==> sierra <==
==> flow/design.v <==
module subtractor_16bits(
    input [15:0] a,
    input [15:0] b,
    input bin,
    output [15:0] diff,
    output bout
);
    assign {bout, diff} = a - b - bin;
endmodule
module adder_16bits(
    input [15:0] a,
    input [15:0] b,
    input cin,
    output [15:0] sum,
    output cout
);
    assign {cout, sum} = a + b + cin;
endmodule
module multiplier_16bits(
    input [15:0] a,
    input [15:0] b,
    output [31:0] product
);
    assign product = a * b;
endmodule
module divider_16bits(
    input [15:0] dividend,
    input [15:0] divisor,
    output [15:0] quotient,
    output [15:0] remainder
);
    assign quotient = dividend / divisor;
    assign remainder = dividend % divisor;
endmodule
module dff_16bit (
    input      [15:0] d,
    input             clk,
    input             rstn,
    input             en,
    output reg [15:0] q
);
    always @(posedge clk) begin
        if (!rstn)
            q <= 16'b0;
        else if (en)
            q <= d;
    end
endmodule
module unified_computing_system (
    input      [15:0] d_a,           
    input      [15:0] d_b,           
    input      [1:0]  op_code,       
    input             clk,
    input             rstn,
    input             en_a,           
    input             en_b,           
    input             en_result,      
    input             cin,            
    input             bin,            
    output reg [31:0] result,         
    output reg [15:0] remainder,      
    output reg        cout,           
    output reg        bout,           
    output reg        overflow_flag,  
    output reg        error_flag      
);
    wire [15:0] q_a;            
    wire [15:0] q_b;            
    wire [15:0] sum_result;
    wire        sum_cout;
    wire [15:0] diff_result;
    wire        diff_bout;
    wire [31:0] product_result;
    wire [15:0] quotient_result;
    wire [15:0] remainder_result;
    reg [31:0] temp_result;
    reg [15:0] temp_remainder;
    reg        temp_cout;
    reg        temp_bout;
    reg        temp_overflow;
    reg        temp_error;
    dff_16bit register_a_inst (
        .d   (d_a),
        .clk (clk),
        .rstn(rstn),
        .en  (en_a),
        .q   (q_a)
    );
    dff_16bit register_b_inst (
        .d   (d_b),
        .clk (clk),
        .rstn(rstn),
        .en  (en_b),
        .q   (q_b)
    );
    adder_16bits adder_inst (
        .a   (q_a),
        .b   (q_b),
        .cin (cin),
        .sum (sum_result),
        .cout(sum_cout)
    );
    subtractor_16bits subtractor_inst (
        .a    (q_a),
        .b    (q_b),
        .bin  (bin),
        .diff (diff_result),
        .bout (diff_bout)
    );
    multiplier_16bits multiplier_inst (
        .a      (q_a),
        .b      (q_b),
        .product(product_result)
    );
    divider_16bits divider_inst (
        .dividend (q_a),
        .divisor  (q_b),
        .quotient (quotient_result),
        .remainder(remainder_result)
    );
    always @(*) begin
        temp_result = 32'b0;
        temp_remainder = 16'b0;
        temp_cout = 1'b0;
        temp_bout = 1'b0;
        temp_overflow = 1'b0;
        temp_error = 1'b0;
        case(op_code)
            2'b00: begin  
                temp_result = {16'b0, sum_result};
                temp_cout = sum_cout;
                if ((q_a[15] == q_b[15]) && (sum_result[15] != q_a[15])) begin
                    temp_overflow = 1'b1;
                end
            end
            2'b01: begin  
                temp_result = {16'b0, diff_result};
                temp_bout = diff_bout;
                if ((q_a[15] != q_b[15]) && (diff_result[15] != q_a[15])) begin
                    temp_overflow = 1'b1;
                end
            end
            2'b10: begin  
                temp_result = product_result;
                if (product_result[31:16] != 16'b0 && 
                    product_result[31:16] != 16'hFFFF) begin
                    temp_overflow = 1'b1;
                end
            end
            2'b11: begin  
                if (q_b == 16'b0) begin  
                    temp_result = 32'b0;
                    temp_error = 1'b1;
                end else begin
                    temp_result = {16'b0, quotient_result};  
                    temp_remainder = remainder_result;
                end
            end
            default: begin
            end
        endcase
    end
    always @(posedge clk) begin
        if (!rstn) begin
            result <= 32'b0;
            remainder <= 16'b0;
            cout <= 1'b0;
            bout <= 1'b0;
            overflow_flag <= 1'b0;
            error_flag <= 1'b0;
        end
        else if (en_result) begin
            result <= temp_result;
            remainder <= temp_remainder;
            cout <= temp_cout;
            bout <= temp_bout;
            overflow_flag <= temp_overflow;
            error_flag <= temp_error;
        end
    end
endmodule
==> flow/run.sh <==
#!/bin/bash
# the make line also repeats each setting of config.mk as NAME=value (left out here)
make -C /OpenROAD-flow-scripts/flow DESIGN_CONFIG=/design/flow/config.mk WORK_HOME=/design/flow/orfs CLKGATE_MAP_FILE= finish
==> flow/config.mk <==
export PLATFORM = sky130hd
export DESIGN_NAME = unified_computing_system
export DESIGN_NICKNAME = unified_computing_system
export VERILOG_FILES = /design/flow/design.v
export SDC_FILE = /design/flow/constraint.sdc
export NUM_CORES = 4
export LEC_CHECK = 0
export ABC_AREA = 1
export CAP_MARGIN = 20
export CELL_PAD_IN_SITES_GLOBAL_PLACEMENT = 1
export CORE_ASPECT_RATIO = 0.5
export CORE_MARGIN = 2
export CORE_UTILIZATION = 25
export CTS_CLUSTER_DIAMETER = 374
export CTS_CLUSTER_SIZE = 100
export GPL_ROUTABILITY_DRIVEN = 0
export PLACE_DENSITY = 0.81
export SLEW_MARGIN = 0
export TNS_END_PERCENT = 5
==> flow/constraint.sdc <==
create_clock -name core_clock -period 45.5 [get_ports {clk}]
set_input_delay 9.1000 -clock core_clock [delete_from_list [all_inputs] [get_ports {clk}]]
set_output_delay 9.1000 -clock core_clock [all_outputs]
set_load 0.01 [all_outputs]
==> inputs of cedar, as changes to sierra <==
Settings changed: CELL_PAD_IN_SITES_GLOBAL_PLACEMENT 1 to default, CORE_ASPECT_RATIO 0.5 to default, CORE_UTILIZATION 25 to 59, CTS_CLUSTER_DIAMETER 374 to 370, CTS_CLUSTER_SIZE 100 to 99, GPL_ROUTABILITY_DRIVEN 0 to default, PLACE_DENSITY 0.81 to 0.37, SLEW_MARGIN 0 to 20, TNS_END_PERCENT 5 to default.
==> flow/constraint.sdc (replaced) <==
create_clock -name core_clock -period 12.7 [get_ports {clk}]
set_input_delay 2.5400 -clock core_clock [delete_from_list [all_inputs] [get_ports {clk}]]
set_output_delay 2.5400 -clock core_clock [all_outputs]
set_load 0.01 [all_outputs]
==> inputs of garnet, as changes to sierra <==
Settings changed: ABC_AREA 1 to default, CELL_PAD_IN_SITES_GLOBAL_PLACEMENT 1 to default, CORE_ASPECT_RATIO 0.5 to default, CORE_UTILIZATION 25 to 59, CTS_CLUSTER_DIAMETER 374 to 370, CTS_CLUSTER_SIZE 100 to 94, GPL_ROUTABILITY_DRIVEN 0 to default, PLACE_DENSITY 0.81 to default, SLEW_MARGIN 0 to 20, TNS_END_PERCENT 5 to default.
==> flow/constraint.sdc (replaced) <==
create_clock -name core_clock -period 12.7 [get_ports {clk}]
set_input_delay 2.5400 -clock core_clock [delete_from_list [all_inputs] [get_ports {clk}]]
set_output_delay 2.5400 -clock core_clock [all_outputs]
set_load 0.01 [all_outputs]
==> qor summary <==
item                                                                              garnet                       cedar          sierra
Met1 routed wirelength after detailed routing                                   30200 um                    29400 um        29100 um
DP Cell Count                                                                       3500                        4073            4224
WL met2                                                                         37700 um                    39600 um        32900 um
Routing usage on met1                                                              53.3%                       44.9%           19.1%
Die ar.                                                                      0.0359 mm^2                 0.0377 mm^2     0.0879 mm^2
Run status                                                    complete, but fails checks  complete, but fails checks  finished clean
Violated checks                                                     negative setup slack        negative setup slack               -
End of the critical path                                                   remainder[12]               remainder[15]    remainder[9]
XOR/XNOR Fraction of Synth Area                                                    5.09%                       3.44%           3.44%
Logic depth of the worst path, buffers included                                      128                         223             225
Critical Path RT                                                                12.96 ns                    12.94 ns        45.75 ns
Maximum number of pins on one net before global-route repair                          69                          54              45
Die y size                                                                        189 um                      194 um          211 um
Setup WS pre-CTS                                                               -12.82 ns                   -11.29 ns        15.84 ns
Post-Route Skew                                                                0.0168 ns                   0.0175 ns       0.0132 ns
Depth of the worst register-to-register path                                         128                         223             225
Cts repair resizes                                                                   135                         161               0
Non-clock inverter count                                                             327                         641             638
Init Core Util                                                                     60.2%                       60.0%           25.4%

* * *

==> job 4185: inputs <==
RTL: the design.v shown in full above, as it stands there.
make LEC_CHECK=0 ABC_AREA=1 CAP_MARGIN=20 CORE_MARGIN=2 CORE_UTILIZATION=67 CTS_CLUSTER_SIZE=97 SLEW_MARGIN=20 finish   # period 30.0 ns
run.sh (not shown) runs the stock make flow with config.mk's settings and CLKGATE_MAP_FILE=.
==> job 2286 (differences from job 4185) <==
- ABC_AREA: 1 -> default
- CORE_UTILIZATION: 67 -> 69
- CTS_CLUSTER_DIAMETER: default -> 370
- CTS_CLUSTER_SIZE: 97 -> 94
- PLACE_DENSITY: default -> 0.37
- TNS_END_PERCENT: default -> 10
==> flow/constraint.sdc (replaced) <==
create_clock -name core_clock -period 12.7 [get_ports {clk}]
set_input_delay 2.5400 -clock core_clock [delete_from_list [all_inputs] [get_ports {clk}]]
set_output_delay 2.5400 -clock core_clock [all_outputs]
set_load 0.01 [all_outputs]
==> qor summary <==
	job 2286	job 4185
Mean cell area of the mapped netlist	7.90 µm²	6.90 µm²
Count of instantiated cells in the yosys netlist	2,569	3,094
RD Place Congestion	1.11	0.983
Synthesized-area fraction occupied by xor and xnor cells	5.09%	3.44%
Core area	28,900 µm²	31,500 µm²
DP Worst Slack	-13.07 ns	0.810 ns
Result of the run	did not finish	no timing/DRC/antenna violations
Stage where the flow stopped	5_1_grt	-
Post-CTS setup-driven buffer insertion count	81	0
Seq/Total Area, Yosys	8.28%	7.87%
Nets at Floorplan	3,099	3,624
Area fraction in compound gates after synthesis	19.4%	12.6%
Die extent in x	176 µm	183 µm
Height of the die	176 µm	183 µm
Chip Footprint	30,800 µm²	33,300 µm²
Resize count post-CTS	137	0
Placed cells	3,443	3,500
Area leader share	19.6%	18.7%
Number of cell rows	62	65
Count of cell types in the netlist	83	68
Synthesized-area fraction occupied by and/or/nand/nor cells	18.5%	26.3%
Gate Count Post-Synth	2,569	3,094
Most frequently used cell type in the post-synthesis netlist	inv_1	nand2_1
Chip area estimate from yosys synthesis	20,300 µm²	21,400 µm²
HPWL after detailed placement	64,200 µm	51,700 µm
Total cell area at the placement stage	25,400 µm²	22,400 µm²
Multiplexer area fraction after synthesis	3.32%	0%
